==> flow/design.v <==
module top(
    input logic clk,         
    input logic rst,         
    output logic RGB_R,      
    output logic RGB_G,      
    output logic RGB_B       
);
    localparam CLK_FREQ = 12_000_000;  
    localparam PWM_RESOLUTION = 8;   
    localparam PWM_MAX = (1 << PWM_RESOLUTION) - 1;   
    localparam PWM_CYCLES = 256;   
    localparam DEGREES_MAX = 360;
    localparam CYCLES_PER_DEGREE = CLK_FREQ / DEGREES_MAX;   
    typedef enum logic [1:0] {
        STATE_PWM_COUNT,
        STATE_DEGREE_COUNT,
        STATE_HSV_CALC,
        STATE_PWM_OUTPUT
    } state_t;
    logic [PWM_RESOLUTION-1:0] pwm_counter;
    logic [PWM_RESOLUTION-1:0] red_pwm_value, green_pwm_value, blue_pwm_value;
    logic [31:0] degree_counter;
    logic [8:0] current_degree;
    state_t current_state;
    state_t next_state;
    always_ff @(posedge clk) begin
        if (rst) current_state <= STATE_PWM_COUNT;
        else current_state <= next_state;
    end
    always_comb begin  
        case (current_state)
            STATE_PWM_COUNT: begin
                if (degree_counter == CYCLES_PER_DEGREE - 1) begin
                    next_state = STATE_DEGREE_COUNT;
                end else begin
                    next_state = STATE_PWM_COUNT;
                end
            end
            STATE_DEGREE_COUNT: begin
                next_state = STATE_HSV_CALC;
            end
            STATE_HSV_CALC: begin
                next_state = STATE_PWM_OUTPUT;
            end
            STATE_PWM_OUTPUT: begin
                next_state = STATE_PWM_COUNT;
            end
            default: begin
                next_state = STATE_PWM_COUNT;
            end
        endcase
    end
    always_ff @(posedge clk) begin
        if (rst) begin
            pwm_counter <= 0;
            degree_counter <= 0;
            current_degree <= 0;
            red_pwm_value <= 0;
            green_pwm_value <= 0;
            blue_pwm_value <= 0;
        end else
        case (current_state)
            STATE_PWM_COUNT: begin
                pwm_counter <= pwm_counter + 1;                
                if (degree_counter == CYCLES_PER_DEGREE - 1) begin
                    degree_counter <= 0;
                end else begin
                    degree_counter <= degree_counter + 1;
                end
            end
            STATE_DEGREE_COUNT: begin
                if (current_degree == DEGREES_MAX - 1) begin
                    current_degree <= 0;
                end else begin
                    current_degree <= current_degree + 1;
                end
            end
            STATE_HSV_CALC: begin
                if (current_degree < 60) begin
                    red_pwm_value <= PWM_MAX;
                end else if (current_degree < 120) begin
                    red_pwm_value <= PWM_MAX - ((current_degree - 60) * PWM_MAX / 60);
                end else if (current_degree < 240) begin
                    red_pwm_value <= 0;
                end else if (current_degree < 300) begin
                    red_pwm_value <= (current_degree - 240) * PWM_MAX / 60;
                end else begin
                    red_pwm_value <= PWM_MAX;
                end
                if (current_degree < 60) begin
                    green_pwm_value <= current_degree * PWM_MAX / 60;
                end else if (current_degree < 180) begin
                    green_pwm_value <= PWM_MAX;
                end else if (current_degree < 240) begin
                    green_pwm_value <= PWM_MAX - ((current_degree - 180) * PWM_MAX / 60);
                end else begin
                    green_pwm_value <= 0;
                end
                if (current_degree < 120) begin
                    blue_pwm_value <= 0;
                end else if (current_degree < 180) begin
                    blue_pwm_value <= (current_degree - 120) * PWM_MAX / 60;
                end else if (current_degree < 300) begin
                    blue_pwm_value <= PWM_MAX;
                end else begin
                    blue_pwm_value <= PWM_MAX - ((current_degree - 300) * PWM_MAX / 60);
                end
            end
            STATE_PWM_OUTPUT: begin
            end
        endcase
    end
    assign RGB_R = (pwm_counter > red_pwm_value) ? 1'b1 : 1'b0;
    assign RGB_G = (pwm_counter > green_pwm_value) ? 1'b1 : 1'b0;
    assign RGB_B = (pwm_counter > blue_pwm_value) ? 1'b1 : 1'b0;
endmodule
Settings: LEC_CHECK=0, ABC_AREA=1, CAP_MARGIN=40, CELL_PAD_IN_SITES_DETAIL_PLACEMENT=2, CORE_MARGIN=2, CORE_UTILIZATION=26, MAX_ROUTING_LAYER=met5, MIN_ROUTING_LAYER=met1, PLACE_DENSITY=0.62, SLEW_MARGIN=20; clock period 10.2 ns.
run.sh (not shown) runs the stock make flow with config.mk's settings and CLKGATE_MAP_FILE=.
The starting point finished with negative setup slack left.
Change:
==> flow/config.mk (replaced) <==
export PLATFORM = sky130hd
export DESIGN_NAME = top
export DESIGN_NICKNAME = top
export VERILOG_FILES = /design/flow/design.v
export SDC_FILE = /design/flow/constraint.sdc
export NUM_CORES = 4
export LEC_CHECK = 0
export ABC_AREA = 0
export CAP_MARGIN = 40
export CELL_PAD_IN_SITES_DETAIL_PLACEMENT = 0
export CORE_MARGIN = 2
export CORE_UTILIZATION = 70
export MAX_ROUTING_LAYER = met5
export MIN_ROUTING_LAYER = met1
export PLACE_DENSITY_LB_ADDON = 0.01
export SLEW_MARGIN = 20
==> flow/constraint.sdc (replaced) <==
create_clock -name core_clock -period 5.27 [get_ports {clk}]
set_input_delay 1.0540 -clock core_clock [delete_from_list [all_inputs] [get_ports {clk}]]
set_output_delay 1.0540 -clock core_clock [all_outputs]
set_load 0.01 [all_outputs]
- With this change the flow did not get past 5_1_grt (GRT-0116)
- synthesized area increases slightly
- synthesized cell count decreases by roughly a tenth
- die area shrinks by well over a third
Change:
==> flow/config.mk (replaced) <==
export PLATFORM = sky130hd
export DESIGN_NAME = top
export DESIGN_NICKNAME = top
export VERILOG_FILES = /design/flow/design.v
export SDC_FILE = /design/flow/constraint.sdc
export NUM_CORES = 4
export LEC_CHECK = 0
export ABC_AREA = 1
export CAP_MARGIN = 20
export CORE_MARGIN = 2
export CORE_UTILIZATION = 57
export SLEW_MARGIN = 20
==> flow/constraint.sdc (replaced) <==
create_clock -name core_clock -period 9.65 [get_ports {clk}]
set_input_delay 1.9300 -clock core_clock [delete_from_list [all_inputs] [get_ports {clk}]]
set_output_delay 1.9300 -clock core_clock [all_outputs]
set_load 0.01 [all_outputs]
Outcome:
- This time the run produced a layout that fails on negative setup slack
- area after synthesis shrinks by 0.65%
- die size climbs by 21%
- synthesized cell count rises by 14%
Change:
--- a/flow/config.mk
+++ b/flow/config.mk
@@ -6,7 +6,6 @@
 export NUM_CORES = 4
 export LEC_CHECK = 0
-export ABC_AREA = 1
 export CAP_MARGIN = 20
 export CORE_MARGIN = 2
-export CORE_UTILIZATION = 57
+export CORE_UTILIZATION = 40
 export SLEW_MARGIN = 20
==> flow/constraint.sdc (replaced) <==
create_clock -name core_clock -period 13.3 [get_ports {clk}]
set_input_delay 2.6600 -clock core_clock [delete_from_list [all_inputs] [get_ports {clk}]]
set_output_delay 2.6600 -clock core_clock [all_outputs]
set_load 0.01 [all_outputs]
What happened: This time the run ran to the end with no violations. Non-clock buffer count falls by 383. Sequential cell count is unchanged. Hold slack improved by 0.0095 ns. Power drops by 31%. Cell area goes down by 19%. Sequential share of layout area climbs by 1.3 points.
Change:
--- a/flow/config.mk
+++ b/flow/config.mk
@@ -9,3 +9,6 @@
 export CORE_MARGIN = 2
 export CORE_UTILIZATION = 40
+export CTS_CLUSTER_DIAMETER = 165
+export CTS_CLUSTER_SIZE = 91
 export SLEW_MARGIN = 20
+export TNS_END_PERCENT = 15
==> flow/constraint.sdc (replaced) <==
create_clock -name core_clock -period 14.0 [get_ports {clk}]
set_input_delay 2.8000 -clock core_clock [delete_from_list [all_inputs] [get_ports {clk}]]
set_output_delay 2.8000 -clock core_clock [all_outputs]
set_load 0.01 [all_outputs]
The changed run finished clean; power shrinks by a little under a tenth; cell count shrinks slightly; first-iteration DRC count shrinks by roughly a tenth.
Change:
--- a/flow/config.mk
+++ b/flow/config.mk
@@ -8,7 +8,6 @@
 export CAP_MARGIN = 20
 export CORE_MARGIN = 2
-export CORE_UTILIZATION = 40
-export CTS_CLUSTER_DIAMETER = 165
-export CTS_CLUSTER_SIZE = 91
+export CORE_UTILIZATION = 72
+export PLACE_DENSITY = 0.39
+export SETUP_SLACK_MARGIN = 2.36
 export SLEW_MARGIN = 20
-export TNS_END_PERCENT = 15
==> flow/constraint.sdc (replaced) <==
create_clock -name core_clock -period 10.6 [get_ports {clk}]
set_input_delay 2.1200 -clock core_clock [delete_from_list [all_inputs] [get_ports {clk}]]
set_output_delay 2.1200 -clock core_clock [all_outputs]
set_load 0.01 [all_outputs]
The new run failed in 5_1_grt with GRT-0232; synthesized area does not change; die area came out lower by 44%; synthesized cell count stays the same.
Power figures rest on the tool's default switching activity, not on a simulated workload.
